$ cat design/flow/run.sh
#!/bin/bash
# the make line also repeats each setting of config.mk as NAME=value (left out here)
make -C /OpenROAD-flow-scripts/flow DESIGN_CONFIG=/design/flow/config.mk WORK_HOME=/design/flow/orfs CLKGATE_MAP_FILE= finish
$ cat design/flow/config.mk
export PLATFORM = sky130hd
export DESIGN_NAME = ALU_TOP
export DESIGN_NICKNAME = ALU_TOP
export VERILOG_FILES = /design/flow/design.v
export SDC_FILE = /design/flow/constraint.sdc
export NUM_CORES = 4
export LEC_CHECK = 0
export ABC_AREA = 0
export CAP_MARGIN = 20
export CELL_PAD_IN_SITES_GLOBAL_PLACEMENT = 1
export CORE_MARGIN = 4
export CORE_UTILIZATION = 57
export CTS_CLUSTER_DIAMETER = 287
export CTS_CLUSTER_SIZE = 100
export SETUP_SLACK_MARGIN = 3.44
export SLEW_MARGIN = 0
export TNS_END_PERCENT = 5
$ cat design/flow/constraint.sdc
create_clock -name core_clock -period 33.0 [get_ports {clk}]
set_input_delay 6.6000 -clock core_clock [delete_from_list [all_inputs] [get_ports {clk}]]
set_output_delay 6.6000 -clock core_clock [all_outputs]
set_load 0.01 [all_outputs]
$ cat design/flow/design.v
`timescale 1ns / 1ps
module decoder(
    input [1:0] in,
    output reg [3:0] out
    );
    always @(*) begin
        case(in)
            2'b00: out = 4'b1000;
            2'b01: out = 4'b0100;
            2'b10: out = 4'b0010;
            2'b11: out = 4'b0001;
        endcase
    end
endmodule
`timescale 1ns / 1ps
module ARITHMATIC_UNIT #(parameter width = 16)(
    input [width - 1:0] A,
    input [width - 1:0] B,
    input [1:0] ALU_FUN,
    input clk,rst,
    input Arith_Enable,
    output reg [width - 1:0] Arith_OUT,
    output reg Carry_OUT,
    output reg Arith_Flag
    );
    always@(posedge clk or negedge rst) begin
        if (!rst) begin
            Arith_OUT <= 0;
            Arith_Flag <= 0;
            Carry_OUT <= 0;        
        end
        else if (Arith_Enable) begin
            Arith_OUT <= 0;
            Carry_OUT <= 0;
            Arith_Flag <= 1;
            case (ALU_FUN)
                2'b00:
                begin
                    {Carry_OUT,Arith_OUT} <= A+B;
                end
                2'b01:
                begin
                    {Carry_OUT,Arith_OUT} <= A-B;
                end
                2'b10:
                begin
                    {Carry_OUT,Arith_OUT} <= A*B;
                end                
                2'b11:
                begin
                    {Carry_OUT,Arith_OUT} <= (B == 0) ? {1'b0, {width{1'b1}}} : A/B;
                end                
            endcase
        end
        else begin
            Arith_OUT <= 0;
            Arith_Flag <= 0;
            Carry_OUT <= 0;            
        end
    end
endmodule
`timescale 1ns / 1ps
module Logic_Unit #(parameter width = 16)(
    input [width - 1:0] A,
    input [width - 1:0] B,
    input [1:0] ALU_FUN,
    input clk,rst,
    input Logic_Enable,
    output reg [width - 1:0] Logic_OUT,
    output reg Logic_Flag
    );
 always@(posedge clk or negedge rst) begin
        if (!rst) begin
            Logic_OUT <= 0;
            Logic_Flag <= 0;
        end
        else if (Logic_Enable) begin
            Logic_OUT <= 0;
            Logic_Flag <= 1;
            case (ALU_FUN)
                2'b00:
                begin
                    Logic_OUT <= A&B;
                end
                2'b01:
                begin
                    Logic_OUT <= A|B;
                end
                2'b10:
                begin
                    Logic_OUT <= ~(A&B);
                end                
                2'b11:
                begin
                    Logic_OUT <= ~(A|B);
                end                
            endcase
        end
        else begin
            Logic_OUT <= 0;
            Logic_Flag <= 0;
        end
    end
endmodule
`timescale 1ns / 1ps
module CMP_Unit #(parameter width = 16)(
    input [width - 1:0] A,
    input [width - 1:0] B,
    input [1:0] ALU_FUN,
    input clk,rst,
    input CMP_Enable,
    output reg [width - 1:0] CMP_OUT,
    output reg CMP_Flag
    );
always@(posedge clk or negedge rst) begin
        if (!rst) begin
            CMP_OUT <= 0;
            CMP_Flag <= 0;
        end
        else if (CMP_Enable) begin
            CMP_OUT <= 0;
            CMP_Flag <= 1;
            case (ALU_FUN)
                2'b00:
                begin
                    CMP_OUT <= 0;
                end
                2'b01:
                begin
                    CMP_OUT <= (A==B);
                end
                2'b10:
                begin
                    CMP_OUT <= (A>B)? 2:0;
                end                
                2'b11:
                begin
                    CMP_OUT <= (A<B)? 3:0;
                end                
            endcase
        end
        else begin
            CMP_OUT <= 0;
            CMP_Flag <= 0;
        end
    end
endmodule
`timescale 1ns / 1ps
module Shift_Unit #(parameter width = 16)(
    input [width - 1:0] A,
    input [width - 1:0] B,
    input [1:0] ALU_FUN,
    input clk,rst,
    input Shift_Enable,
    output reg [width - 1:0] Shift_OUT,
    output reg Shift_Flag
    );
always@(posedge clk or negedge rst) begin
        if (!rst) begin
            Shift_OUT <= 0;
            Shift_Flag <= 0;
        end
        else if (Shift_Enable) begin
            Shift_OUT <= 0;
            Shift_Flag <= 1;
            case (ALU_FUN)
                2'b00:
                begin
                    Shift_OUT <= A>>1;
                end
                2'b01:
                begin
                    Shift_OUT <= A<<1;
                end
                2'b10:
                begin
                    Shift_OUT <= B>>1;
                end                
                2'b11:
                begin
                    Shift_OUT <= B<<1;
                end                
            endcase
        end
        else begin
            Shift_OUT <= 0;
            Shift_Flag <= 0;
        end
    end
endmodule
`timescale 1ns / 1ps
module ALU_TOP #(parameter width = 16)(
    input [width - 1:0] A,
    input [width - 1:0] B,
    input [3:0] ALU_FUN,
    input clk,rst,
    output  [width - 1:0] Arith_OUT,
    output  Carry_OUT,
    output  Arith_Flag,
    output  [width - 1:0] Logic_OUT,
    output  Logic_Flag,
    output  [width - 1:0] CMP_OUT,
    output  CMP_Flag,
    output  [width - 1:0] Shift_OUT,
    output  Shift_Flag
    );
wire [3:0] enables;
decoder d0 (ALU_FUN[3:2],enables);
ARITHMATIC_UNIT #(width) d1 (A,B,ALU_FUN[1:0],clk,rst,enables[3],Arith_OUT,Carry_OUT,Arith_Flag);
Logic_Unit #(width) d2 (A,B,ALU_FUN[1:0],clk,rst,enables[2],Logic_OUT,Logic_Flag);
CMP_Unit #(width) d3 (A,B,ALU_FUN[1:0],clk,rst,enables[1],CMP_OUT,CMP_Flag);
Shift_Unit #(width) d4 (A,B,ALU_FUN[1:0],clk,rst,enables[0],Shift_OUT,Shift_Flag);
endmodule
==> run notes, run 1 <==
Main metrics from the flow reports.

The capture point of the critical path was reported as d1.Arith_OUT[0]. Sorting the synthesized cells by area gives the leading types as ha_1 (19%), fa_1 (12%), dfrtp_1 (8.4%). The post-route DRC violation count is 0.

The portion of synthesized cell area occupied by the leading cell type is 19.2%. The flow ran to the end and the layout has no timing, DRC or antenna violations. The total count of hold-check failures in the final report is 0. The portion of the clock cycle consumed by the worst path in the final layout is 96.5%.

The commonest cells after synthesis are ha_1 (251), nand2_1 (221), nor2_1 (205). The clock group power is 0.0000587 W. Hold is met by 6.43 ns.

The number of buffers and inverters on the critical path is 23. Counting I/O delays and the setup requirement, the final critical path takes 31.84 ns. CTS saw 55 sinks. ha_1 is the most common cell in the netlist. The clock network fraction of total power is 6.7%. The total sequential power came out at 0.0000744 W.

Note that the worst hold path type here is input port to async pin. The area of the synthesized netlist per yosys stat came out at 16400 µm². The element type at the critical path end is a register.

The kind of start point of the critical path is an input port. The final core utilization came out at 73.2%. In this run the cell area of the synthesized design comes to 16400 µm². Per the placement report, the placed cell count is 2612. The timing startpoint of the critical path is B[9]. The post-detailed-placement half-perimeter wirelength is 46900 µm. For the worst setup path, the data arrival time is 31.99 ns. Looking at the max-slew report, the worst-margin pin has a slew of 1.02 ns. The total of endpoints with negative setup slack in the final report came out at 0. Looking at the cell usage after synthesis, the top flip-flop cell is dfrtp_1. Per the OpenROAD floorplan log, the area of the die is 31500 µm². The floorplan step defined a core boundary enclosing 28100 µm².

In this run the remaining antenna-violating nets after routing total 0. The buffer levels on the longest clock path is 2. After detailed routing, the total wire length is 62900 µm.

The family with the most delay on the worst path is AND-OR/OR-AND gates. The average wire per cell in the routed design came out at 22.9 µm. TritonCTS built the clock tree. The highest attainable clock frequency is 31.4 MHz.

After synthesis, the netlist uses 94 different library cells. The initial antenna violation count is 0. The tally of max-capacitance violations is 0.

The worst slew margin relative to its limit is 31.9%. The register bit count reported by yosys came out at 55. The required time reported for the critical path endpoint is 33.16 ns.

The horizontal die dimension came out at 177 µm. The clock-pin slew on the worst setup and hold paths is 0.07 ns. The combinational power is 0.000740 W. The largest single stage delay on the critical path is 0.54 ns. Warnings reported by Yosys during synthesis add up to 5.

The hold buffer count at CTS came out at 0. The number of cells on the critical path is 130. The count of input and output buffers is 92. For this run, the detailed router's first-pass iteration total came to 7. The net switching power came out at 0.000435 W. The vertical die dimension reported for this design is 177 µm.

The cell count in the Yosys report came out at 2100. The placement row count came out at 61. The all-layer global routing usage came out at 39.6%. The wire length of the first global-routing pass came out at 97900 µm. The fraction of power consumed by sequential logic is 8.5%. The residual overflow from global routing is 0.

The cell internal power dissipation came out at 0.000438 W. The number of warnings in the stage logs is 66. The detailed router's first-iteration violation count came out at 1822. A synthesized cell averages 7.79 µm². Before placement the cells fill 58.3% of the core. The instance tally after logic synthesis is 2100. The per-cell via count in the routed design came out at 6.38. The number of global-route vias before repair is 17300. The post-synthesis share of cell area spent on xor and xnor gates came out at 7.44%.

Summing the areas of all and, or, nand and nor instances in the mapped netlist gives 19.8% of the synthesized area. Between the synthesized netlist and the finished layout, the area growth was recorded as 25.6%. The proportion of synthesized area in mux cells is 4.65%. The cell type with the highest aggregate area in the netlist is ha_1.

Of the combinational cells, the family taking the most area is adder cells. The number of enable-type register cells in the synthesized netlist came out at 0. The final weighted congestion recorded by global placement is 1.05. The number of clock buffers added by TritonCTS is 5.

The final cell count without fillers is 2744. The max-slew violation total from the final report is 0. The via total after detailed routing came out at 17500. On the critical path, the stage with the largest delay is an instance of or4_4. Counting stages on the worst path, the most repeated cell is buf_4. During I/O placement, the number of pins put on the boundary was 107. The part of the power in combinational logic came out at 84.8%. The maximum vdd drop is 0.0509 mV. The H-tree depth came out at 2. Setup repair after global routing could not meet its margin everywhere.

Summed over all cells, the static leakage comes to 9.61 nW. The power per standard cell area came out at 42.4 nW/µm². The async set-reset flop share out of synthesis came out at 100%. The area share of fa/ha/maj cells after synthesis came out at 30.9%. The fraction of power spent switching nets came out at 49.9%. Per the CTS log, the root buffer master is clkbuf_16. The final sum of negative setup slack came out at 0 ns. The type of the worst setup path is input port to register. The maximum number of pins on one net before global-route repair came out at 59. The critical-path maximum fanout came out at 8. The number of nets in the layout is 2750. The sequential share of the synthesized area came out at 8.41%. The main power-consuming group is combinational logic. The post-synthesis share of cell area spent on and-or and or-and gates came out at 21.2%.
## through the flow
stage	area, µm²	setup slack, ns	power (W)
final	20600	1.16	0.000873
after CTS	20500	2.24	0.000853
after floorplan	16900	1.96	0.000581
after detailed placement	18700	-0.646	0.000759
after global placement	18700	0.0772	0.000746
after global routing	20600	0.142	0.000945
## cell type report
type	instances	area, µm²
inverters	202	763
multi-input cells	1757	15000
diodes	1	2.50
fillers	2268	7520
clock buffers	5	125
clock inverters	2	37.5
repair buffers	344	2830
well taps	378	473
flip-flops and latches	55	1380
## metal layers
metal	global-route usage, %	up-vias	share of wire (%)
met5	0	-	0
met2	63.6	1109	44
li1	-	7875	-
met3	6.46	243	11
met4	18.3	0	5.8
met1	52.5	8270	39
## what timing repair did
item,4_1_cts,5_1_grt
pin swaps,108,11
setup buffers,118,3
endpoints found under the setup margin,3,3
gates resized,207,8
gates cloned,2,1
==> run 2, diff against run 1 <==
ABC_AREA = not set   (was 0)
CELL_PAD_IN_SITES_GLOBAL_PLACEMENT = not set   (was 1)
CORE_MARGIN = 2   (was 4)
CORE_UTILIZATION = 66   (was 57)
CTS_CLUSTER_DIAMETER = 49   (was 287)
CTS_CLUSTER_SIZE = not set   (was 100)
SETUP_SLACK_MARGIN = -2.0   (was 3.44)
SLEW_MARGIN = 20   (was 0)
TNS_END_PERCENT = not set   (was 5)
clock period = 28.1 ns   (was 33.0 ns; I/O delays follow)
==> run 2 against run 1 <==
Now fails the layout checks on negative setup slack; global-route usage rose by 9.7 points; sequential share of layout area fell by 0.55 points; synthesized cell count did not move; total power rose by 31%; critical path depth fell by 5; non-clock buffer count rose by 283; wire length rose by 21%; combinational power rose by 33%; sequential power rose by 18%; critical endpoint unchanged; largest cell class unchanged.
==> run notes, run 2 <==
Main metrics from the flow reports.

The flow ran to the end, but the layout failed its checks. The maximum vdd drop came to 0.0641 mV (+26%). The number of cells on the critical path came out at 125 (-3.8%).

The setup path with the least slack is of type input port to register. The most numerous cell type found on the critical path is ha_1. The portion of the clock cycle consumed by the worst path in the final layout is 112% (+15 points).

The portion of synthesized cell area occupied by the leading cell type came out at 19.2% (unchanged). The cell with the biggest individual delay on the critical path is a31oi_1. The post-synthesis share of cell area spent on xor and xnor gates came out at 7.44% (unchanged).

The top cell type by instance count after synthesis is ha_1. The report lists the violated layout checks as negative setup slack. The total count of hold-check failures in the final report came to 0 (unchanged). The number of optimization iterations in the first detailed-route pass is 12 (+5).

The tree is rooted in a clkbuf_16. The area growth from synthesis to layout is 36.8%. The buffer levels on the longest clock path is 2 (unchanged). The total of endpoints with negative setup slack in the final report came out at 3 (+3). The yosys synthesis warning count came out at 5 (unchanged). The required time reported for the critical path endpoint is 28.28 ns (-4.88 ns). The biggest slice of the total power is consumed by combinational logic. The maximum number of pins on one net before global-route repair is 72 (+22%). The vertical extent of the die was 161 µm (-9.0%). The via total after detailed routing came out at 21200 (+21%). The horizontal die dimension came out at 161 µm (-9.0%). The per-cell via count in the routed design is 7.13 (+12%).

The area enclosed by the die boundary was 26100 µm² (-17%). The critical-path maximum fanout is 8 (unchanged). In the synthesized netlist, the cells that appear most often are ha_1 (251), nand2_1 (221), nor2_1 (205). OpenSTA lists the critical path endpoint as d1.Arith_OUT[0]. The area share of fa/ha/maj cells after synthesis is 30.9% (unchanged).

The total sequential power came out at 0.0000877 W (+18%). Per STA, the startpoint of the critical path is B[14]. Setup repair after global routing could not meet its margin everywhere. The core area is 24300 µm² (-13%). The post-synthesis share of cell area spent on and, or, nand and nor gates came to 19.8% (unchanged).

The post-route antenna net violation count came out at 0 (unchanged). The global routing usage on met3 came out at 14.8% (+8.4 points). The clock network fraction of total power came to 5.7% (-1.0 points).

The clock-pin slew on the worst setup and hold paths was 0.07 ns (about the same). The placement row count came to 57 (-6.6%). The routability congestion estimate from global placement is 1.08 (+3.6%). In the post-synthesis netlist, the biggest area contributors are ha_1 (19%), fa_1 (12%), dfrtp_1 (8.4%). The part of the power in combinational logic is 86.6% (+1.8 points). The cell internal power dissipation is 0.000555 W (+27%). The number of nets in the layout is 3032 (+10%). The count of input and output buffers is 92 (unchanged).

The pre-placement core utilization is 67.3% (+9.0 points). The overall power after layout is 0.00114 W (+31%). The synthesized area per cell was 7.79 µm² (unchanged).

The async set-reset flop share out of synthesis came out at 100% (unchanged). The tally of max-capacitance violations came out at 0 (unchanged). The post-layout worst setup margin is -3.28 ns (-4.44 ns). The fraction of power consumed by sequential logic came to 7.7% (-0.8 points).

The number of buffers and inverters on the critical path came out at 13 (-43%). The number of clock sinks came out at 55 (unchanged). The net switching power is 0.000584 W (+34%). The pre-CTS worst setup slack came out at -3.24 ns (-2.59 ns). The instance tally after logic synthesis is 2100 (unchanged). The area of the synthesized netlist per yosys stat is 16400 µm² (unchanged). The delay contributed by the slowest stage of the critical path is 0.51 ns (-0.03 ns). The transition time of the tightest slew-check pin was 1.12 ns (+0.105 ns). The fraction of power spent switching nets was 51.3% (+1.4 points).

The all-layer global routing usage is 49.3% (+9.7 points). The leakage power summed over all cells is 11.0 nW (+15%). The number of enable-type register cells in the synthesized netlist is 0 (unchanged). The power per standard cell area came out at 50.9 nW/µm² (+20%). The cell count in the Yosys report was 2100 (unchanged). The number of warnings in the stage logs is 66 (unchanged).

STA classifies the critical path endpoint as a register. The worst slew margin relative to its limit came out at 24.6% (-7.4 points). The met1 usage is 59.1% (+6.6 points). The number of global-route vias before repair is 19300 (+11%). The max-slew violation total from the final report is 0 (unchanged). The wire length of the first global-routing pass is 101000 µm (+3.1%). The initial antenna violation count is 5 (+5). Looking at area per cell type in the netlist, the leader is ha_1. The peak-usage layer in the global routing report is met2. The final sum of negative setup slack came to -5.44 ns (-5.44 ns). The post-detailed-placement half-perimeter wirelength was 50000 µm (+6.6%). The residual overflow from global routing came out at 0 (unchanged). The total standard cell area after synthesis came out at 16400 µm² (unchanged). The number of ports placed on the die boundary is 107 (unchanged). The distinct cell type count of the synthesized netlist is 94 (unchanged).

The proportion of synthesized area in mux cells was 4.65% (unchanged). The post-route DRC violation count came to 0 (unchanged). The number of placed instances, taps included came out at 2927 (+12%). The register bit count reported by yosys came out at 55 (unchanged). The number of clock buffers inserted by TritonCTS came out at 5 (unchanged). The global-route met2 utilization came out at 76.7% (+13 points). Among the non-sequential cells, adder cells take the most area. The family with the most delay on the worst path is AND-OR/OR-AND gates.

The detailed router's first-iteration violation count is 3451 (+89%). The post-synthesis share of cell area spent on and-or and or-and gates came out at 21.2% (unchanged). The sequential share of the synthesized area came to 8.41% (unchanged). The final cell count without fillers came out at 2980 (+8.6%). TritonCTS built the clock tree.

The clock group power came out at 0.0000654 W (+11%). The average wire per cell in the routed design came to 25.6 µm (+12%). The combinational power is 0.000987 W (+33%). The shortest period the worst path allows came out at 31.38 ns. The primary flip-flop cell chosen by synthesis mapping is dfrtp_1. STA reports the tightest min-delay check as being of type input port to async pin. Based on the critical path, the design can be clocked at up to 31.9 MHz. The total routed wirelength came out at 76200 µm (+21%).

The H-tree depth came to 2 (unchanged). The worst path arrival time is 31.56 ns (-0.43 ns). The worst setup path is launched from an input port.
run 2: cell type report:
type	count	area, µm²
multi-input cells	1756	14700
diodes	8	20.0
clock buffers	6	139
repair buffers	627	4970
clock inverters	2	16.3
inverters	202	763
flip-flops and latches	55	1380
fillers	960	1930
well taps	324	405
run 2: per-stage QoR:
stage	util (%)	instance area, µm²	hold slack [ns]
global placement	87.9	21400	5.87
detailed placement	87.9	21400	5.89
CTS	89.2	21700	5.58
finish	92.1	22400	5.36
floorplan	-	16800	5.32
global route	92.0	22400	5.42
run 2: what timing repair did:
action,in CTS,in global routing
setup buffers,10,30
hold buffers,0,0
gates resized,21,103
pin swaps,17,59
cloned,1,1
endpoints found under the setup margin,1,2
run 2: layer usage:
| layer | vias up | routed length, µm |
|---|---|---|
| li1 | 8458 | - |
| met1 | 9560 | 24500 |
| met2 | 2264 | 30800 |
| met3 | 950 | 12700 |
| met4 | 2 | 8300 |
| met5 | - | 11 |
==> run 3, diff against run 2 <==
CORE_UTILIZATION = 65   (was 66)
CTS_CLUSTER_DIAMETER = 31   (was 49)
SETUP_SLACK_MARGIN = not set   (was -2.0)
clock period = 31.0 ns   (was 28.1 ns; I/O delays follow)
==> run 3 against run 2 <==
Still fails the layout checks on negative setup slack; sequential share of layout area about the same; clock power is 6.9% lower; critical path depth rose by 6; wire length up 3.5%; global-route usage about the same; largest cell class unchanged; non-clock buffer count fell by 19; setup slack better by 2.2 ns; worst hold slack better by 0.65 ns; via count down 0.70%; highest routed layer unchanged; cell area rose by 0.78%.
==> run notes, run 3 <==
Main metrics from the flow reports.

The detailed router's first-iteration violation count came out at 3539 (+2.5%). The instance tally after logic synthesis came out at 2100 (unchanged). The register bit count reported by yosys is 55 (unchanged). The count of input and output buffers came to 92 (unchanged). The portion of synthesized cell area occupied by the leading cell type is 19.2% (unchanged). The critical-path maximum fanout came out at 8 (unchanged). The transition time of the tightest slew-check pin is 0.990 ns (-0.133 ns).

The worst path arrival time came out at 32.28 ns (+0.72 ns). The combined flip-flop and latch cell area came to 1380 µm² (unchanged). The post-synthesis share of cell area spent on and-or and or-and gates is 21.2% (unchanged). The routability congestion estimate from global placement came out at 1.04 (-4.1%). The area share of fa/ha/maj cells after synthesis is 30.9% (unchanged).

The cell internal power dissipation was 0.000497 W (-10%). For this run, the leading register cell type out of synthesis is dfrtp_1. The average wire per cell in the routed design is 26.6 µm (+4.2%).

The number of cells on the critical path is 131 (+4.8%). The required time reported for the critical path endpoint is 31.18 ns (+2.90 ns). Tracing the worst setup path back leads to its startpoint at B[12]. The clock network fraction of total power came out at 6.0% (+0.3 points).

The type of the most critical hold path is input port to async pin. The dominant non-sequential cell family after synthesis is adder cells. The number of clock buffers inserted by TritonCTS is 5 (unchanged).

The number of global-route vias before repair is 19200 (-0.65%). The distinct cell type count of the synthesized netlist came out at 94 (unchanged). The number of warnings in the stage logs is 64 (-3.0%). The final core utilization came to 90.4% (-1.7 points). The total of endpoints with negative setup slack in the final report came out at 1 (-2). The fraction of power spent switching nets came out at 51.1% (-0.13 points). The post-synthesis share of cell area spent on and, or, nand and nor gates is 19.8% (unchanged). The part of the power in combinational logic was 86.2% (-0.4 points). The post-route antenna net violation count is 0 (unchanged).

The H-tree depth came out at 2 (unchanged). The core area is 25000 µm² (+2.6%). The post-synthesis share of cell area spent on xor and xnor gates was 7.44% (unchanged). The combinational power is 0.000877 W (-11%). The net switching power came out at 0.000520 W (-11%).

The all-layer global routing usage came out at 49.3% (about the same). The number of enable-type register cells in the synthesized netlist is 0 (unchanged). The highest attainable clock frequency is 31.2 MHz. STA classifies the critical path endpoint as a register. The post-placement cell area is 21000 µm² (-2.0%). The cell with the biggest individual delay on the critical path is or4_4. TritonCTS built the clock tree.

The per-cell via count in the routed design came out at 7.12 (about the same). The proportion of synthesized area in mux cells is 4.65% (unchanged). The capture point of the critical path was reported as d1.Arith_OUT[0]. The total routed wirelength is 78900 µm (+3.5%).

The leakage power summed over all cells came out at 10.9 nW (-0.71%). The area growth from synthesis to layout is 37.9%. The fraction of power consumed by sequential logic came out at 7.8% (about the same). The vertical extent of the die came out at 163 µm (+0.75%).

The worst slew margin relative to its limit was 33.9% (+9.4 points). The maximum number of pins on one net before global-route repair is 72 (unchanged). The kind of start point of the critical path is an input port. The number of clock sinks is 55 (unchanged). The total sequential power came out at 0.0000796 W (-9.2%). The clock-pin slew on the worst setup and hold paths came out at 0.08 ns (about the same). The total count of hold-check failures in the final report came out at 0 (unchanged).

The residual overflow from global routing came out at 0 (unchanged). The tally of max-capacitance violations came out at 0 (unchanged). The post-layout worst setup margin came out at -1.10 ns (+2.18 ns). Sorting the synthesized cells by area gives the leading types as ha_1 (19%), fa_1 (12%), dfrtp_1 (8.4%). The sequential share of the synthesized area is 8.41% (unchanged). The max-slew violation total from the final report is 0 (unchanged). In this run the clock root is driven by a clkbuf_16. The number of ports placed on the die boundary came to 107 (unchanged).

The power per standard cell area is 45.1 nW/µm² (-11%). The final-layout fill cell count came out at 1103 (+15%). The portion of the clock cycle consumed by the worst path in the final layout is 104% (-8.1 points). The total non-filler cell area in the finished layout came out at 22600 µm² (+0.78%).

The initial antenna violation count came out at 5 (unchanged). The pre-placement core utilization is 65.6% (-1.7 points). The synthesized area per cell came out at 7.79 µm² (unchanged).

The family with the most delay on the worst path is AND-OR/OR-AND gates. The area enclosed by the die boundary came out at 26500 µm² (+1.5%). The delay contributed by the slowest stage of the critical path came to 0.57 ns (+0.06 ns). The buffer levels on the longest clock path is 2 (unchanged). The post-route DRC violation count is 0 (unchanged). The report lists the violated layout checks as negative setup slack.

The type of the worst setup path is input port to register. The pre-CTS worst setup slack is -1.50 ns (+1.74 ns). The wire length of the first global-routing pass is 102000 µm (+0.71%). The post-detailed-placement half-perimeter wirelength came out at 50100 µm (+0.30%).

The yosys synthesis warning count is 5 (unchanged). The number of optimization iterations in the first detailed-route pass is 14 (+2). The clock group power is 0.0000609 W (-6.9%). The async set-reset flop share out of synthesis is 100% (unchanged). ha_1 takes more of the synthesized area than any other cell. The cell count in the Yosys report came out at 2100 (unchanged). The number of buffers and inverters on the critical path is 16 (+3). The most common cell in the synthesized netlist is ha_1. The group that draws the most power in this run is combinational logic. The horizontal die dimension is 163 µm (+0.75%). The area of the synthesized netlist per yosys stat came to 16400 µm² (unchanged).

The total standard cell area after synthesis is 16400 µm² (unchanged). The number of nets in the layout is 3011 (-0.69%). The maximum vdd drop was 0.0504 mV (-21%). The shortest period the worst path allows is 32.10 ns.

Sorting the synthesized cells by how often they occur yields ha_1 (251), nand2_1 (221), nor2_1 (205). The footprint of the multi-input gates is 15000 µm² (+2.2%). The run finished, with violations left. The via total after detailed routing was 21100 (-0.70%). The placement row count came out at 58 (+1.8%). Setup repair after global routing could not meet its margin everywhere.
[run 3: metal layers]
| metal | global-route usage [%] | vias up | share of wire (%) |
|---|---|---|---|
| li1 | - | 8400 | - |
| met1 | 59.7 | 9489 | 31 |
| met2 | 77.0 | 2204 | 40 |
| met3 | 13.2 | 986 | 16 |
| met4 | 33.1 | 6 | 12 |
| met5 | 0 | - | 0.13 |
[run 3: area by class of cell]
type | instances | area share [%]
Clock buffer | 6 | 0.615
Antenna cell | 4 | 0.0444
Inverter | 202 | 3.38
Timing Repair Buffer | 608 | 21.4
Clock inverter | 2 | 0.0721
Sequential cell | 55 | 6.10
Tap cell | 330 | 1.83
Multi-Input combinational cell | 1754 | 66.6
[run 3: through the flow]
step | TNS [ns] | hold slack [ns] | power (W) | std cells
finish | -1.10 | 6.01 | 0.00102 | 2961
global route | -2.50 | 6.09 | 0.00107 | 2958
CTS | 0 | 6.04 | 0.000938 | 2919
detailed placement | -1.57 | 6.35 | 0.000866 | 2895
global placement | -0.347 | 6.35 | 0.000843 | 2895
floorplan | 0 | 5.90 | 0.000615 | 2114
[run 3: repair_timing]
action / CTS / global route
setup endpoints to repair: 1 / 2
hold buffers: 0 / 0
pin swaps: 23 / 128
cloned: 0 / 1
resized: 45 / 206
setup buffers: 16 / 37
==> run 4, diff against run 3 <==
CORE_UTILIZATION = 70   (was 65)
CTS_CLUSTER_DIAMETER = 40   (was 31)
SETUP_SLACK_MARGIN = 5.0   (was not set)
clock period = 30.8 ns   (was 31.0 ns; I/O delays follow)
==> run 4 against run 3 <==
Synthesized area is the same; the run now fails in 5_1_grt; die size decreased by 7.0%; synthesized cell count is the same.
==> run notes, run 4 <==
Here are the numbers from the latest Yosys + OpenROAD run.

The synthesis report names the predominant flop master as dfrtp_1. The area share of fa/ha/maj cells after synthesis is 30.9% (unchanged). The post-synthesis share of cell area spent on xor and xnor gates is 7.44% (unchanged).

The horizontal die dimension was 157 µm (-3.5%). The sequential share of the synthesized area is 8.41% (unchanged). The cell count in the Yosys report is 2100 (unchanged). The tool reported: "[ERROR GRT-0232] Routing congestion too high. Check the congestion heatmap in the GUI". The pre-placement core utilization came out at 71.9% (+6.3 points).

The post-synthesis share of cell area spent on and-or and or-and gates is 21.2% (unchanged). The post-synthesis share of cell area spent on and, or, nand and nor gates is 19.8% (unchanged). The commonest cells after synthesis are ha_1 (251), nand2_1 (221), nor2_1 (205). The number of ports placed on the die boundary came out at 107 (unchanged). The post-detailed-placement half-perimeter wirelength is 45700 µm (-8.8%).

The synthesized area per cell is 7.79 µm² (unchanged). The number of clock sinks was 55 (unchanged). The hold buffer count at CTS is 0 (unchanged). The residual overflow from global routing is 120. The distinct cell type count of the synthesized netlist came out at 94 (unchanged). The failing step is 5_1_grt. The yosys synthesis warning count came out at 5 (unchanged). The proportion of synthesized area in mux cells is 4.65% (unchanged).

The run stopped with a tool error. The buffer levels on the longest clock path came out at 2 (unchanged). The tree is rooted in a clkbuf_16. The count of input and output buffers came to 92 (unchanged).

Summed over all routing layers, the global router reports a total usage of 80.3%. The dominant non-sequential cell family after synthesis is adder cells. The area enclosed by the die boundary came to 24600 µm² (-7.0%).

The number of placed instances, taps included is 2579 (-11%). The total standard cell area after synthesis is 16400 µm² (unchanged). The biggest area contributor in the post-synthesis netlist is ha_1. The number of clock buffers inserted by TritonCTS came out at 5 (unchanged). The routability congestion estimate from global placement is 1.06 (+2.0%). The vertical extent of the die came out at 157 µm (-3.5%).

The top cell type by instance count after synthesis is ha_1. The H-tree depth came out at 2 (unchanged). The core area came to 22800 µm² (-8.8%). The register bit count reported by yosys is 55 (unchanged).

The area of the synthesized netlist per yosys stat came out at 16400 µm² (unchanged). The pre-CTS worst setup slack came to -1.13 ns (+0.361 ns). The placement row count is 55 (-5.2%). The instance tally after logic synthesis came out at 2100 (unchanged).

The portion of synthesized cell area occupied by the leading cell type came out at 19.2% (unchanged). The async set-reset flop share out of synthesis is 100% (unchanged). The number of enable-type register cells in the synthesized netlist is 0 (unchanged).

The main area contributors are ha_1 (19%), fa_1 (12%), dfrtp_1 (8.4%).
## run 4: per-stage QoR
| step | area (µm²) | hold slack (ns) |
|---|---|---|
| CTS | 20400 | 5.99 |
| detailed placement | 19100 | 6.30 |
| global placement | 19100 | 6.29 |
| floorplan | 17200 | 5.86 |
## run 4: metal layers
layer	GRT overflow	track usage [%]
met4	38	83.1
met2	73	95.7
met5	0	39.5
met3	1	66.4
met1	8	78.5
## run 4: timing repair
action	4_1_cts
pin swaps	58
resized	109
gates cloned	1
endpoints found under the setup margin	4
buffers inserted	90
==> run 5, diff against run 4 <==
ABC_AREA = 0   (was not set)
CELL_PAD_IN_SITES_DETAIL_PLACEMENT = 1   (was not set)
CORE_ASPECT_RATIO = 0.82   (was not set)
CORE_UTILIZATION = 32   (was 70)
CTS_CLUSTER_DIAMETER = 317   (was 40)
MIN_ROUTING_LAYER = met1   (was not set)
PLACE_DENSITY = 0.56   (was not set)
SETUP_SLACK_MARGIN = -0.7   (was 5.0)
SLEW_MARGIN = 15   (was 20)
clock period = 19.7 ns   (was 30.8 ns; I/O delays follow)
==> run 5 against run 4 <==
Now fails the layout checks on negative setup slack; synthesized area unchanged; synthesized cell count unchanged; die size up 120%.
==> run notes, run 5 <==
Main metrics from the flow reports.

In this build the clock could be raised as far as 33.7 MHz. The number of cells on the critical path is 127. The cell internal power dissipation is 0.000841 W.

The max-slew violation total from the final report came out at 0. The per-cell via count in the routed design is 5.93. The capture point of the worst path is d1.Arith_OUT[0]. The root buffer cell is clkbuf_16. The total of endpoints with negative setup slack in the final report is 6. The number of warnings in the stage logs came out at 64.

The sequential share of the synthesized area came out at 8.41% (unchanged). The timing report shows the most common cell along the critical path to be buf_4. The main power-consuming group is combinational logic.

The placement row count is 75 (+36%). Yosys attributes the largest share of cell area to ha_1 (19%), fa_1 (12%), dfrtp_1 (8.4%). Yosys reports that the most numerous cell types are ha_1 (251), nand2_1 (221), nor2_1 (205).

The area share of fa/ha/maj cells after synthesis was 30.9% (unchanged). Across all layers, the routed design uses 20600 vias. The final timing report derives a shortest allowable period of 29.64 ns. The post-synthesis share of cell area spent on xor and xnor gates came to 7.44% (unchanged).

The launch point of the critical path was reported as B[9]. The pre-placement core utilization is 32.2% (-40 points). The number of clock buffers inserted by TritonCTS is 5 (unchanged). The all-layer global routing usage came out at 30.3%. The delay contributed by the slowest stage of the critical path is 0.58 ns. The total sequential power is 0.000126 W. The detailed router's first-iteration violation count is 1819. The final sum of negative setup slack is -34.52 ns.

The post-synthesis share of cell area spent on and, or, nand and nor gates came out at 19.8% (unchanged). The count of input and output buffers came out at 92 (unchanged). The register bit count reported by yosys is 55 (unchanged).

Setup repair after global routing could not meet its margin everywhere. Per the synthesis report, the dominant area consumer among library cells is ha_1. STA classifies the critical path startpoint as an input port.

The flow ran to the end, but the layout failed its checks. The power report attributes to the clock group a share of 6.4%. For reference, the final report shows the hold violation count at 0. The number of ports placed on the die boundary was 107 (unchanged). The net count of the finished layout is 3158. On the critical path, the stage with the largest delay is an instance of or4_4. The transition time of the tightest slew-check pin came out at 1.24 ns. The CTS tree is built. The yosys synthesis warning count came out at 5 (unchanged). The post-route antenna net violation count came out at 0. The portion of synthesized cell area occupied by the leading cell type is 19.2% (unchanged).

The routed design shows a wire length per standard cell of 26.7 µm. The vertical extent of the die is 209 µm (+33%). Looking at the gate-level netlist, the highest instance count belongs to ha_1. The overall power after layout is 0.00169 W. The post-synthesis share of cell area spent on and-or and or-and gates came out at 21.2% (unchanged). The async set-reset flop share out of synthesis came out at 100% (unchanged). The buffer levels on the longest clock path is 2 (unchanged). The total routed wirelength is 92500 µm. By startpoint and endpoint, the worst setup path is classified as input port to register. The initial antenna violation count came out at 0. The analysis attributes to net switching a power of 0.000853 W. The worst setup path is captured at a register. The area of the synthesized netlist per yosys stat came out at 16400 µm² (unchanged). The post-detailed-placement half-perimeter wirelength is 60700 µm (+33%).

The analysis reports a worst IR drop on VDD of 0.113 mV. According to the report, the first pass of detailed routing completed in 5 iterations. The leakage power summed over all cells is 11.7 nW. The worst path arrival time came out at 29.84 ns. The layout checks failed on negative setup slack. Per report_power, the combinational group accounts for 86.2% of the total.

The flow reports power dissipated in combinational cells as 0.00146 W. Looking at the cell usage after synthesis, the top flip-flop cell is dfrtp_1. The number of clock sinks is 55 (unchanged). Looking at the critical path, the highest net fanout was 6.

The worst slew margin relative to its limit came out at 17.2%. The number of enable-type register cells in the synthesized netlist is 0 (unchanged). The total standard cell area after synthesis is 16400 µm² (unchanged). The wire length of the first global-routing pass is 124000 µm.

The cell family contributing the most delay on the critical path is AND-OR/OR-AND gates. The area enclosed by the die boundary came out at 53000 µm² (+120%). The number of buffers and inverters on the critical path came out at 22.

The total non-filler cell area in the finished layout is 24900 µm². The clock group power came out at 0.000108 W. The synthesized area per cell came to 7.79 µm² (unchanged). The dominant non-sequential cell family after synthesis is adder cells. The DRC violation total left in the routed layout is recorded as 0.

The worst hold slack came out at 3.77 ns. The fraction of power spent switching nets came out at 50.3%. The power per standard cell area came out at 68.1 nW/µm². The core area came out at 50900 µm² (+120%). The post-placement cell area was 22400 µm² (+17%). The H-tree depth came out at 2 (unchanged). The distinct cell type count of the synthesized netlist is 94 (unchanged).

Of the available clock period, the critical path in the final layout requires 150%. In this run the maximum-capacitance check reported violations numbering 0. The residual overflow from global routing is 0. The horizontal die dimension is 254 µm (+62%).

In this run the worst hold path is classified as input port to async pin. The proportion of synthesized area in mux cells is 4.65% (unchanged). The maximum number of pins on one net before global-route repair is 71. The instance tally after logic synthesis is 2100 (unchanged). The area growth from synthesis to layout is 51.9%. The routability congestion estimate from global placement came out at 0.969 (-8.6%).

The required time reported for the critical path endpoint is 19.90 ns. The post-layout worst setup margin is -9.94 ns. The clock-pin slew on the worst setup and hold paths came out at 0.08 ns.

The fraction of power consumed by sequential logic is 7.4%. The final-layout fill cell count is 6014. The number of global-route vias before repair came out at 21000. The cell count in the Yosys report came out at 2100 (unchanged).
-- run 5: cell type report --
| class | count | area (µm²) | area share, % |
|---|---|---|---|
| well taps | 693 | 867 | 3.49 |
| multi-input cells | 1754 | 15700 | 63.0 |
| repair buffers | 755 | 6020 | 24.2 |
| inverters | 202 | 767 | 3.08 |
| clock buffers | 5 | 125 | 0.503 |
| diodes | 2 | 5.00 | 0.0201 |
| flip-flops and latches | 55 | 1380 | 5.53 |
| clock inverters | 3 | 47.5 | 0.191 |
-- run 5: per-layer routing --
layer / global-route usage, % / up-vias / share of wire (%) / routed length, µm
met1: 39.5 / 10100 / 39 / 35900
met4: 11.8 / 0 / 7.2 / 6690
met5: 0 / - / 0 / 0
met2: 49.8 / 1280 / 45 / 41200
met3: 4.93 / 488 / 9.3 / 8640
li1: - / 8681 / - / -
-- run 5: repair_timing --
action,CTS,global route
hold buffers,0,0
resized,192,124
buffers inserted,80,52
gates cloned,1,2
pin swaps,97,118
setup endpoints to repair,6,6
-- run 5: through the flow --
step	setup WS (ns)	cells	utilization [%]
after global routing	-10.85	3467	48.9
after CTS	-8.39	3416	46.7
final	-9.94	3469	48.9
after floorplan	-8.12	2114	-
after detailed placement	-10.63	3332	44.0
after global placement	-9.52	3332	44.0
==> run 6, diff against run 5 <==
ABC_AREA = not set   (was 0)
CELL_PAD_IN_SITES_DETAIL_PLACEMENT = not set   (was 1)
CORE_ASPECT_RATIO = not set   (was 0.82)
CORE_UTILIZATION = 19   (was 32)
CTS_CLUSTER_DIAMETER = not set   (was 317)
MIN_ROUTING_LAYER = not set   (was met1)
PLACE_DENSITY = not set   (was 0.56)
SETUP_SLACK_MARGIN = not set   (was -0.7)
SLEW_MARGIN = 20   (was 15)
clock period = 51.2 ns   (was 19.7 ns; I/O delays follow)
==> run 6 against run 5 <==
Now clean on timing, DRC and antenna; synthesized area unchanged; sequential share of layout area up 1.8 points; combinational power down 69%; total power down 68%; clock power down 65%; worst hold slack better by 6.3 ns; synthesized cell count unchanged; sequential power down 62%.
==> run notes, run 6 <==
Main metrics from the flow reports.

Yosys reports that the most numerous cell types are ha_1 (251), nand2_1 (221), nor2_1 (205). The detailed router's first-iteration violation count came to 1463 (-20%). The worst setup path is launched from an input port.

The net switching power is 0.000287 W (-66%). The cell type with the highest aggregate area in the netlist is ha_1. The clock group power came out at 0.0000376 W (-65%). The number of warnings in the stage logs came out at 61 (-4.7%). The critical-path maximum fanout came to 26 (+20).

The timing startpoint of the critical path is B[15]. The vertical extent of the die came out at 298 µm (+42%). The top cell type by instance count after synthesis is ha_1. The total of endpoints with negative setup slack in the final report was 0 (-6). For this design, the slowest cell found on the critical path is o21ai_1. Per STA, the library cell used most along the worst path is ha_1. The pre-CTS worst setup slack is 8.91 ns (+19.54 ns). The shortest period the worst path allows came out at 42.39 ns. The final core utilization is 22.0% (-27 points).

The transition time of the tightest slew-check pin came to 1.09 ns (-0.149 ns). The delay contributed by the slowest stage of the critical path was 0.90 ns (+0.32 ns). The number of buffers and inverters on the critical path came to 4 (-82%). The highest attainable clock frequency is 23.6 MHz.

The proportion of synthesized area in mux cells came to 4.65% (unchanged). The number of global-route vias before repair came out at 15500 (-26%). The synthesized area per cell was 7.79 µm² (unchanged). The clock-pin slew on the worst setup and hold paths came to 0.09 ns (about the same). The number of optimization iterations in the first detailed-route pass is 8 (+3).

After synthesis, the largest family of logic cells by area is adder cells. The number of resized instances in the post-cts repair step is 0 (-100%). The most used flip-flop cell after synthesis is dfrtp_1. The instance tally after logic synthesis came out at 2100 (unchanged).

The total count of hold-check failures in the final report was 0 (unchanged). The via total after detailed routing is 16100 (-22%). The total non-filler cell area in the finished layout is 18700 µm² (-25%). The main power-consuming group is combinational logic.

The maximum vdd drop came out at 0.0365 mV (-68%). The post-detailed-placement half-perimeter wirelength came to 48000 µm (-21%). The post-route antenna net violation count came out at 0 (unchanged). The number of clock buffers inserted by TritonCTS is 5 (unchanged).

The initial antenna violation count is 7 (+7). The post-synthesis share of cell area spent on and, or, nand and nor gates came out at 19.8% (unchanged). The number of nets in the layout came out at 2531 (-20%). The required time reported for the critical path endpoint is 51.39 ns (+31.49 ns).

STA classifies the critical path endpoint as a register. The buffer levels on the longest clock path came out at 2 (unchanged). The residual overflow from global routing is 0 (unchanged). The total routed wirelength came out at 62400 µm (-33%).

The tally of max-capacitance violations came to 0 (unchanged). The core area came out at 85300 µm² (+68%). The post-layout worst setup margin came out at 8.81 ns (+18.75 ns). The number of enable-type register cells in the synthesized netlist came to 0 (unchanged). The portion of the clock cycle consumed by the worst path in the final layout came out at 82.8% (-68 points).

The sequential share of the synthesized area came out at 8.41% (unchanged). The count of input and output buffers came out at 92 (unchanged). The worst slew margin relative to its limit was 26.7% (+9.6 points). After synthesis, the cell types taking the most area are ha_1 (19%), fa_1 (12%), dfrtp_1 (8.4%). The number of clock sinks came out at 55 (unchanged). The worst hold path belongs to the class input port to async pin. The combinational power came to 0.000457 W (-69%).

The H-tree depth is 2 (unchanged). The total standard cell area after synthesis came out at 16400 µm² (unchanged). The distinct cell type count of the synthesized netlist came out at 94 (unchanged). The wire length of the first global-routing pass came out at 94900 µm (-23%). The fraction of power spent switching nets was 52.9% (+2.5 points). For reference, the most critical setup path is categorized as input port to register.

The horizontal die dimension is 298 µm (+17%). The async set-reset flop share out of synthesis is 100% (unchanged). Among cell families on the critical path, the largest total delay comes from AND-OR/OR-AND gates. The register bit count reported by yosys was 55 (unchanged). The yosys synthesis warning count was 5 (unchanged). The root buffer cell is clkbuf_16.

The clock network fraction of total power came to 6.9% (+0.5 points). The power per standard cell area came out at 29.0 nW/µm² (-57%). The area of the synthesized netlist per yosys stat came out at 16400 µm² (unchanged).

The area enclosed by the die boundary is 88500 µm² (+67%). The all-layer global routing usage is 13.7% (-17 points). The number of setup buffers added after CTS came to 0 (-100%). The routability congestion estimate from global placement came to 0.933 (-3.7%).

The average wire per cell in the routed design came out at 18.9 µm (-29%). The max-slew violation total from the final report was 0 (unchanged). The cell internal power dissipation came out at 0.000256 W (-70%). The portion of synthesized cell area occupied by the leading cell type is 19.2% (unchanged). The part of the power in combinational logic was 84.2% (-2.0 points). The placement row count came out at 107 (+43%).

The per-cell via count in the routed design came to 4.90 (-17%). The leakage power summed over all cells was 8.34 nW (-29%). The pre-placement core utilization is 19.2% (-13 points). The CTS tree is built.

The fraction of power consumed by sequential logic is 8.9% (+1.5 points). Setup repair after global routing left no endpoint under its margin. The maximum number of pins on one net before global-route repair is 56 (-21%).

The total sequential power came out at 0.0000483 W (-62%). The flow ran to the end and the layout has no timing, DRC or antenna violations. The capture point of the critical path was reported as d1.Arith_OUT[0]. The post-synthesis share of cell area spent on and-or and or-and gates came out at 21.2% (unchanged). The area growth from synthesis to layout came out at 14.4%. The post-synthesis share of cell area spent on xor and xnor gates is 7.44% (unchanged). The hold buffer count at CTS came out at 0 (unchanged).

The area share of fa/ha/maj cells after synthesis was 30.9% (unchanged). The number of ports placed on the die boundary was 107 (unchanged). The worst path arrival time came out at 42.58 ns (+12.74 ns). The post-placement cell area is 18600 µm² (-17%). The cell count in the Yosys report is 2100 (unchanged). The final sum of negative setup slack was 0 ns (+34.52 ns). The post-route DRC violation count was 0 (unchanged). The number of cells on the critical path was 120 (-5.5%).
run 6: final cells by class:
| cell class | instances | area, µm² |
|---|---|---|
| Timing Repair Buffer | 128 | 1180 |
| Sequential cell | 55 | 1380 |
| Fill cell | 9451 | 66500 |
| Clock inverter | 3 | 33.8 |
| Inverter | 202 | 758 |
| Tap cell | 1144 | 1430 |
| Clock buffer | 5 | 125 |
| Multi-Input combinational cell | 1754 | 13800 |
| Antenna cell | 2 | 5.00 |
run 6: per-stage QoR:
step                      hold WS [ns]  instances  power (W)
final                            10.06       3293   0.000543
after global routing             10.13       3292   0.000592
after CTS                        10.09       3291   0.000534
after detailed placement         10.45       3283   0.000492
after global placement           10.45       3283   0.000491
after floorplan                   9.94       2114   0.000370
run 6: per-layer routing:
metal | wire [µm] | global-route usage [%] | up-vias
li1 | - | - | 7443
met3 | 5520 | 2.69 | 166
met4 | 2310 | 4.65 | 12
met1 | 26800 | 18.2 | 7704
met2 | 27600 | 22.0 | 819
met5 | 77 | 0 | -
==> run 7, diff against run 6 <==
CORE_UTILIZATION = 52   (was 19)
CTS_CLUSTER_SIZE = 98   (was not set)
clock period = 30.1 ns   (was 51.2 ns; I/O delays follow)
==> run 7 against run 6 <==
Synthesized cell count unchanged; flip-flop count unchanged; sequential power increased by 69%; sequential share of layout area decreased by 1.6 points; cell area increased by 28%; critical path type unchanged; now fails the layout checks on negative setup slack; clock power increased by 58%; total power increased by 95%.
==> run notes, run 7 <==
Main metrics from the flow reports.

The per-cell via count in the routed design came to 6.14 (+25%). The number of buffers and inverters on the critical path is 22 (+18). The number of ports placed on the die boundary is 107 (unchanged). The final sum of negative setup slack is -0.717 ns (-0.717 ns).

The run finished, with violations left. The register bit count reported by yosys is 55 (unchanged). The critical-path maximum fanout is 8 (-69%). The number of enable-type register cells in the synthesized netlist was 0 (unchanged).

The cell internal power dissipation is 0.000535 W (+110%). The area enclosed by the die boundary is 32900 µm² (-63%). The post-synthesis share of cell area spent on xor and xnor gates is 7.44% (unchanged). The part of the power in combinational logic came to 86.7% (+2.5 points). The average wire per cell in the routed design came out at 22.4 µm (+18%).

The timing startpoint of the critical path is B[4]. The portion of the clock cycle consumed by the worst path in the final layout is 102% (+20 points). The total routed wirelength came out at 70300 µm (+13%). The post-synthesis share of cell area spent on and-or and or-and gates came out at 21.2% (unchanged). The capture point of the worst path is d1.Arith_OUT[0]. The post-route DRC violation count was 0 (unchanged). The horizontal die dimension came out at 181 µm (-39%). The maximum vdd drop is 0.0954 mV (+160%). On the critical path, the stage with the largest delay is an instance of or4_4. STA classifies the critical path endpoint as a register. The post-route antenna net violation count came out at 0 (unchanged). The initial antenna violation count is 5 (-2). The max-slew violation total from the final report came out at 0 (unchanged). The leakage power summed over all cells is 11.5 nW (+38%). The via total after detailed routing came out at 19300 (+19%). The all-layer global routing usage came to 40.0% (+26 points).

The final cell count without fillers is 3138 (-4.7%). The main power-consuming group is combinational logic. The transition time of the tightest slew-check pin came out at 1.12 ns (+0.0316 ns). The fraction of power spent switching nets is 49.4% (-3.5 points). The proportion of synthesized area in mux cells came out at 4.65% (unchanged). The number of clock sinks is 55 (unchanged). The distinct cell type count of the synthesized netlist came out at 94 (unchanged). The clock network fraction of total power is 5.6% (-1.3 points). The sequential share of the synthesized area was 8.41% (unchanged). Ranked by total cell area, the synthesized netlist is headed by ha_1 (19%), fa_1 (12%), dfrtp_1 (8.4%). The area of the synthesized netlist per yosys stat came out at 16400 µm² (unchanged). The flow reports an fmax of 32.5 MHz.

The pre-CTS worst setup slack came out at -2.48 ns (-11.39 ns). The hold buffer count at CTS is 0 (unchanged). STA classifies the critical path startpoint as an input port. The worst slew margin relative to its limit was 25.0% (-1.7 points).

The combinational power is 0.000916 W (+100%). The core area is 30800 µm² (-64%). The area growth from synthesis to layout is 46.9%. The required time reported for the critical path endpoint came out at 30.32 ns (-21.07 ns). The wire length of the first global-routing pass is 103000 µm (+8.4%). The total sequential power came out at 0.0000817 W (+69%). The residual overflow from global routing came to 0 (unchanged). The placement row count came to 64 (-40%). The final-layout fill cell count is 2218 (-77%). The power per standard cell area is 43.9 nW/µm² (+52%). The yosys synthesis warning count came out at 5 (unchanged). Looking at the gate-level netlist, the highest instance count belongs to ha_1. The vertical extent of the die is 181 µm (-39%). Per the synth stats, the flop cell with the highest instance count is dfrtp_1. The number of global-route vias before repair is 18900 (+22%).

The clock-pin slew on the worst setup and hold paths came out at 0.07 ns (-0.02 ns). The number of optimization iterations in the first detailed-route pass was 6 (-2). The async set-reset flop share out of synthesis is 100% (unchanged). The number of cells on the critical path came out at 129 (+7.5%).

TritonCTS built the clock tree. The instance tally after logic synthesis is 2100 (unchanged). The most critical min-delay path falls under input port to async pin. The pre-placement core utilization came out at 53.1% (+34 points). Of the combinational cells, the family taking the most area is adder cells.

The routability congestion estimate from global placement is 1.01 (+8.4%). The cell that appears most often on the critical path is buf_4. Yosys reports that the most numerous cell types are ha_1 (251), nand2_1 (221), nor2_1 (205). The number of placed instances, taps included came out at 2989 (-9.0%). The total of endpoints with negative setup slack in the final report came out at 1 (+1). The buffer levels on the longest clock path was 2 (unchanged). The cell count in the Yosys report is 2100 (unchanged). The root buffer cell is clkbuf_16. The post-synthesis share of cell area spent on and, or, nand and nor gates is 19.8% (unchanged).

The type of the worst setup path is input port to register. The overall power after layout is 0.00106 W (+95%). The post-detailed-placement half-perimeter wirelength came out at 50200 µm (+4.6%). The post-layout worst setup margin is -0.717 ns (-9.52 ns). The count of input and output buffers was 92 (unchanged).

The portion of synthesized cell area occupied by the leading cell type came out at 19.2% (unchanged). The maximum number of pins on one net before global-route repair is 59 (+5.4%). The detailed router's first-iteration violation count is 2043 (+40%). Setup repair after global routing could not meet its margin everywhere. The area share of fa/ha/maj cells after synthesis is 30.9% (unchanged). The number of clock buffers inserted by TritonCTS is 5 (unchanged).

The delay contributed by the slowest stage of the critical path came out at 0.57 ns (-0.33 ns). The cell type with the highest aggregate area in the netlist is ha_1. The tally of max-capacitance violations is 0 (unchanged). The fraction of power consumed by sequential logic is 7.7% (-1.2 points).

The clock group power is 0.0000593 W (+58%). The number of nets in the layout is 3123 (+23%). The net switching power came out at 0.000522 W (+82%). The synthesized area per cell came out at 7.79 µm² (unchanged). The number of warnings in the stage logs came to 65 (+6.6%). The H-tree depth is 2 (unchanged). The total standard cell area after synthesis came out at 16400 µm² (unchanged). The shortest period the worst path allows came out at 30.82 ns. The layout checks failed on negative setup slack. The worst path arrival time is 31.04 ns (-11.54 ns). The total count of hold-check failures in the final report came out at 0 (unchanged). The timing report attributes the biggest portion of critical-path delay to AND-OR/OR-AND gates.
## run 7: area by class of cell
type,instances,area [µm²],share of cell area [%]
inverters,202,763,3.17
flip-flops and latches,55,1380,5.72
multi-input cells,1755,15500,64.7
diodes,3,7.51,0.0312
well taps,396,495,2.06
clock buffers,6,139,0.578
clock inverters,2,16.3,0.0676
repair buffers,719,5700,23.7
## run 7: metal layers
layer | vias up | wire length [µm] | GRT usage, %
met1 | 9062 | 27400 | 51.9
met4 | 0 | 4460 | 18.3
li1 | 8622 | - | -
met2 | 1255 | 31200 | 66.1
met5 | - | 0 | 0
met3 | 326 | 7300 | 5.96
## run 7: what timing repair did
| item | CTS | global route |
|---|---|---|
| buffers inserted | 89 | 49 |
| endpoints found under the hold margin | 0 | 0 |
| gates cloned | 1 | 1 |
| pin swaps | 123 | 138 |
| endpoints found under the setup margin | 2 | 2 |
| resized | 178 | 158 |
## run 7: through the flow
stage / utilization, % / hold slack, ns / area (µm²)
floorplan: - / 5.72 / 16900
global placement: 69.4 / 6.17 / 21400
detailed placement: 69.4 / 6.18 / 21400
CTS: 73.9 / 5.87 / 22800
global route: 78.0 / 5.91 / 24000
finish: 78.0 / 5.85 / 24000
==> run 8, diff against run 7 <==
CAP_MARGIN = 5   (was 20)
CELL_PAD_IN_SITES_GLOBAL_PLACEMENT = 0   (was not set)
CORE_UTILIZATION = 55   (was 52)
CTS_CLUSTER_DIAMETER = 170   (was not set)
CTS_CLUSTER_SIZE = 14   (was 98)
PLACE_DENSITY = 0.38   (was not set)
TNS_END_PERCENT = 30   (was not set)
clock period = 57.9 ns   (was 30.1 ns; I/O delays follow)
==> run 8 against run 7 <==
Now clean on timing, DRC and antenna; first-iteration DRC count is 17% lower; via count decreased by 15%; non-clock buffer count fell by 592; flip-flop count did not move; sequential share of layout area is 2.0 points higher; critical path type unchanged; critical endpoint unchanged.
==> run notes, run 8 <==
Main metrics from the flow reports.

The instance tally after logic synthesis is 2100 (unchanged). The portion of synthesized cell area occupied by the leading cell type came out at 19.2% (unchanged). The async set-reset flop share out of synthesis is 100% (unchanged). The CTS tree is built. The delay contributed by the slowest stage of the critical path is 0.93 ns (+0.36 ns). The post-detailed-placement half-perimeter wirelength is 44700 µm (-11%). Per STA, the startpoint of the critical path is B[15]. The average wire per cell in the routed design came to 23.2 µm (+3.6%). The dominant power group in this design is combinational logic. The fraction of power spent switching nets came out at 52.3% (+2.9 points). The per-cell via count in the routed design is 6.45 (+5.1%). The total count of hold-check failures in the final report was 0 (unchanged). The yosys synthesis warning count is 5 (unchanged). The fraction of power consumed by sequential logic is 9.0% (+1.3 points). The part of the power in combinational logic is 84.5% (-2.2 points).

The residual overflow from global routing came out at 0 (unchanged). The H-tree depth is 2 (unchanged). The all-layer global routing usage came to 37.5% (-2.6 points). The number of setup buffers added after CTS is 0 (-100%). The total routed wirelength is 58900 µm (-16%).

The global routing usage on met3 came out at 5.21% (-0.75 points). The initial antenna violation count came out at 2 (-3). The peak-usage layer in the global routing report is met2. In the setup report, the worst path falls into the class input port to register. By area the synthesized netlist is led by ha_1 (19%), fa_1 (12%), dfrtp_1 (8.4%). The hold buffer count at CTS was 0 (unchanged). The net switching power is 0.000247 W (-53%). The routability congestion estimate from global placement is 0.973 (-3.8%). The final-layout fill cell count is 2696 (+22%).

Static timing analysis puts the maximum clock frequency at 22.8 MHz. The maximum vdd drop came to 0.0405 mV (-57%). The worst path arrival time is 44.08 ns (+13.04 ns). The number of warnings in the stage logs came out at 63 (-3.1%). The number of clock buffers inserted by TritonCTS came out at 5 (unchanged). The leakage power summed over all cells is 8.33 nW (-27%).

The worst hold slack is 11.40 ns (+5.55 ns). The transition time of the tightest slew-check pin is 1.12 ns (-0.00541 ns). The flow ran to the end and the layout has no timing, DRC or antenna violations.

The placement row count came out at 63 (-1.6%). The total of endpoints with negative setup slack in the final report is 0 (-1). Checking hold timing, the worst path is listed with class input port to async pin.

The max-slew violation total from the final report came out at 0 (unchanged). The post-synthesis share of cell area spent on and, or, nand and nor gates is 19.8% (unchanged). The diode insertion count for antenna repair came out at 0 (-3). The area of the synthesized netlist per yosys stat came to 16400 µm² (unchanged).

The maximum number of pins on one net before global-route repair was 59 (unchanged). The number of optimization iterations in the first detailed-route pass is 7 (+1). The post-synthesis share of cell area spent on xor and xnor gates is 7.44% (unchanged). For reference, the top cells by count after synthesis are ha_1 (251), nand2_1 (221), nor2_1 (205). The pre-placement core utilization was 55.5% (+2.4 points). Setup repair after global routing left no endpoint under its margin. For this design, the slowest cell found on the critical path is o21ai_1. Broken down by cell family, the worst path's largest delay share belongs to AND-OR/OR-AND gates. The number of resized instances in the post-cts repair step came out at 0 (-100%). The area growth from synthesis to layout is 8.55%.

The horizontal die dimension came to 177 µm (-2.7%). The post-route antenna net violation count came out at 0 (unchanged). The met1 usage was 49.5% (-2.4 points). The synthesized area per cell came out at 7.79 µm² (unchanged). The area enclosed by the die boundary came out at 31200 µm² (-5.3%). The most critical setup path has its endpoint at d1.Arith_OUT[0]. The detailed router's first-iteration violation count came out at 1705 (-17%). The portion of the clock cycle consumed by the worst path in the final layout came to 75.8% (-27 points). The distinct cell type count of the synthesized netlist came out at 94 (unchanged). The clock group power came out at 0.0000309 W (-48%). The cell internal power dissipation was 0.000225 W (-58%).

The number of buffers and inverters on the critical path is 4 (-82%). The total sequential power was 0.0000424 W (-48%). Among the stages of the critical path, the cell type that occurs most often is ha_1. The count of input and output buffers is 92 (unchanged). The number of enable-type register cells in the synthesized netlist is 0 (unchanged). The total standard cell area after synthesis was 16400 µm² (unchanged). Looking at the cell usage after synthesis, the top flip-flop cell is dfrtp_1.

The clock network fraction of total power is 6.5% (+0.9 points). The area share of fa/ha/maj cells after synthesis is 30.9% (unchanged). The clock-pin slew on the worst setup and hold paths came out at 0.07 ns (about the same). The number of global-route vias before repair came to 15300 (-19%). The vertical extent of the die is 177 µm (-2.7%). The cell count in the Yosys report is 2100 (unchanged). The core area is 29500 µm² (-4.4%). The wire length of the first global-routing pass is 89300 µm (-13%). The critical-path maximum fanout came out at 26 (+18). The post-route DRC violation count came out at 0 (unchanged). The sequential share of the synthesized area is 8.41% (unchanged). The combinational power was 0.000400 W (-56%). The number of clock sinks is 55 (unchanged). Among the non-sequential cells, adder cells take the most area.

The number of nets in the layout was 2530 (-19%). Clock tree synthesis selected as its root buffer the cell clkbuf_16. The post-synthesis share of cell area spent on and-or and or-and gates is 21.2% (unchanged). The power per standard cell area was 26.6 nW/µm² (-39%).

The via total after detailed routing came out at 16400 (-15%). The cell type with the highest aggregate area in the netlist is ha_1. The global-route met2 utilization is 61.6% (-4.5 points). STA classifies the critical path startpoint as an input port.

The proportion of synthesized area in mux cells is 4.65% (unchanged). The number of cells on the critical path is 120 (-7.0%). STA classifies the critical path endpoint as a register. The top cell type by instance count after synthesis is ha_1. The worst slew margin relative to its limit came out at 25.0% (-0.057 points). The final sum of negative setup slack is 0 ns (+0.717 ns). The number of ports placed on the die boundary is 107 (unchanged).

The tally of max-capacitance violations came out at 0 (unchanged). The buffer levels on the longest clock path came out at 2 (unchanged). The register bit count reported by yosys came out at 55 (unchanged). The required time reported for the critical path endpoint came out at 58.08 ns (+27.76 ns). The shortest period the worst path allows came out at 43.90 ns.
## run 8: stage by stage
stage / utilization, % / setup WS, ns / power (W) / instance area (µm²) / instances
2_1_floorplan: - / 19.34 / 0.000327 / 16400 / 2114
3_3_place_gp: 59.7 / 14.80 / 0.000429 / 17600 / 2528
3_5_place_dp: 59.7 / 14.33 / 0.000432 / 17600 / 2528
4_1_cts: 60.3 / 14.54 / 0.000467 / 17800 / 2536
5_1_grt: 60.3 / 12.13 / 0.000512 / 17800 / 2536
6_report: 60.3 / 14.00 / 0.000473 / 17800 / 2536
## run 8: cell type report
class / instances / area, µm² / share of cell area (%)
sequential: 55 / 1380 / 7.75
timing repair buffer: 127 / 1170 / 6.58
clock buffer: 5 / 125 / 0.704
clock inverter: 3 / 26.3 / 0.148
multi-input combinational: 1754 / 13800 / 77.8
tap: 390 / 488 / 2.75
inverter: 202 / 758 / 4.27
## run 8: routing by layer
layer	part of all wire, %	up-vias
li1	-	7429
met1	40	7823
met2	45	900
met3	9.7	202
met4	4.8	2
met5	0.022	-
==> run 9, diff against run 8 <==
CAP_MARGIN = 20   (was 5)
CELL_PAD_IN_SITES_GLOBAL_PLACEMENT = 1   (was 0)
CORE_ASPECT_RATIO = 0.9   (was not set)
CORE_MARGIN = 3   (was 2)
CORE_UTILIZATION = 70   (was 55)
CTS_CLUSTER_DIAMETER = 161   (was 170)
CTS_CLUSTER_SIZE = 83   (was 14)
GPL_ROUTABILITY_DRIVEN = 0   (was not set)
MAX_ROUTING_LAYER = met5   (was not set)
PLACE_DENSITY = not set   (was 0.38)
SETUP_SLACK_MARGIN = 5.0   (was not set)
TNS_END_PERCENT = not set   (was 30)
clock period = 33.0 ns   (was 57.9 ns; I/O delays follow)
==> run 9 against run 8 <==
The flow now stops in 3_1_place_gp_skip_io; synthesized cell count did not move; synthesized area unchanged; die size fell by 19%.
==> run notes, run 9 <==
Here are the numbers from the latest Yosys + OpenROAD run.

The proportion of synthesized area in mux cells is 4.65% (unchanged). Sorting the synthesized cells by how often they occur yields ha_1 (251), nand2_1 (221), nor2_1 (205). The post-synthesis share of cell area spent on and, or, nand and nor gates is 19.8% (unchanged). The run stopped with a tool error. The first error in the log reads "[ERROR GPL-0301] Utilization 110.277 % exceeds 100%". The synthesized area per cell is 7.79 µm² (unchanged). The primary flip-flop cell chosen by synthesis mapping is dfrtp_1.

The area enclosed by the die boundary is 25300 µm² (-19%). The total standard cell area after synthesis came out at 16400 µm² (unchanged). The pre-placement core utilization came out at 72.1% (+17 points). The area share of fa/ha/maj cells after synthesis was 30.9% (unchanged).

After synthesis, the cell types taking the most area are ha_1 (19%), fa_1 (12%), dfrtp_1 (8.4%). The yosys synthesis warning count is 5 (unchanged). According to the logs, the last stage reached was 3_1_place_gp_skip_io. The distinct cell type count of the synthesized netlist is 94 (unchanged). The portion of synthesized cell area occupied by the leading cell type was 19.2% (unchanged).

The async set-reset flop share out of synthesis came out at 100% (unchanged). The sequential share of the synthesized area came out at 8.41% (unchanged). The area of the synthesized netlist per yosys stat is 16400 µm² (unchanged). The core area came out at 22700 µm² (-23%). The number of enable-type register cells in the synthesized netlist came out at 0 (unchanged). The register bit count reported by yosys was 55 (unchanged). The post-synthesis share of cell area spent on xor and xnor gates is 7.44% (unchanged). The dominant non-sequential cell family after synthesis is adder cells. The horizontal die dimension is 167 µm (-5.3%). The post-synthesis share of cell area spent on and-or and or-and gates came out at 21.2% (unchanged). The cell count in the Yosys report came to 2100 (unchanged). Per the synthesis report, the dominant area consumer among library cells is ha_1. The vertical extent of the die came out at 151 µm (-14%). The instance tally after logic synthesis was 2100 (unchanged). Among all cell types in the netlist, the one instantiated most often is ha_1. The placement row count came to 52 (-17%).
No activity file was given, so power comes from the tool's default toggle rates.
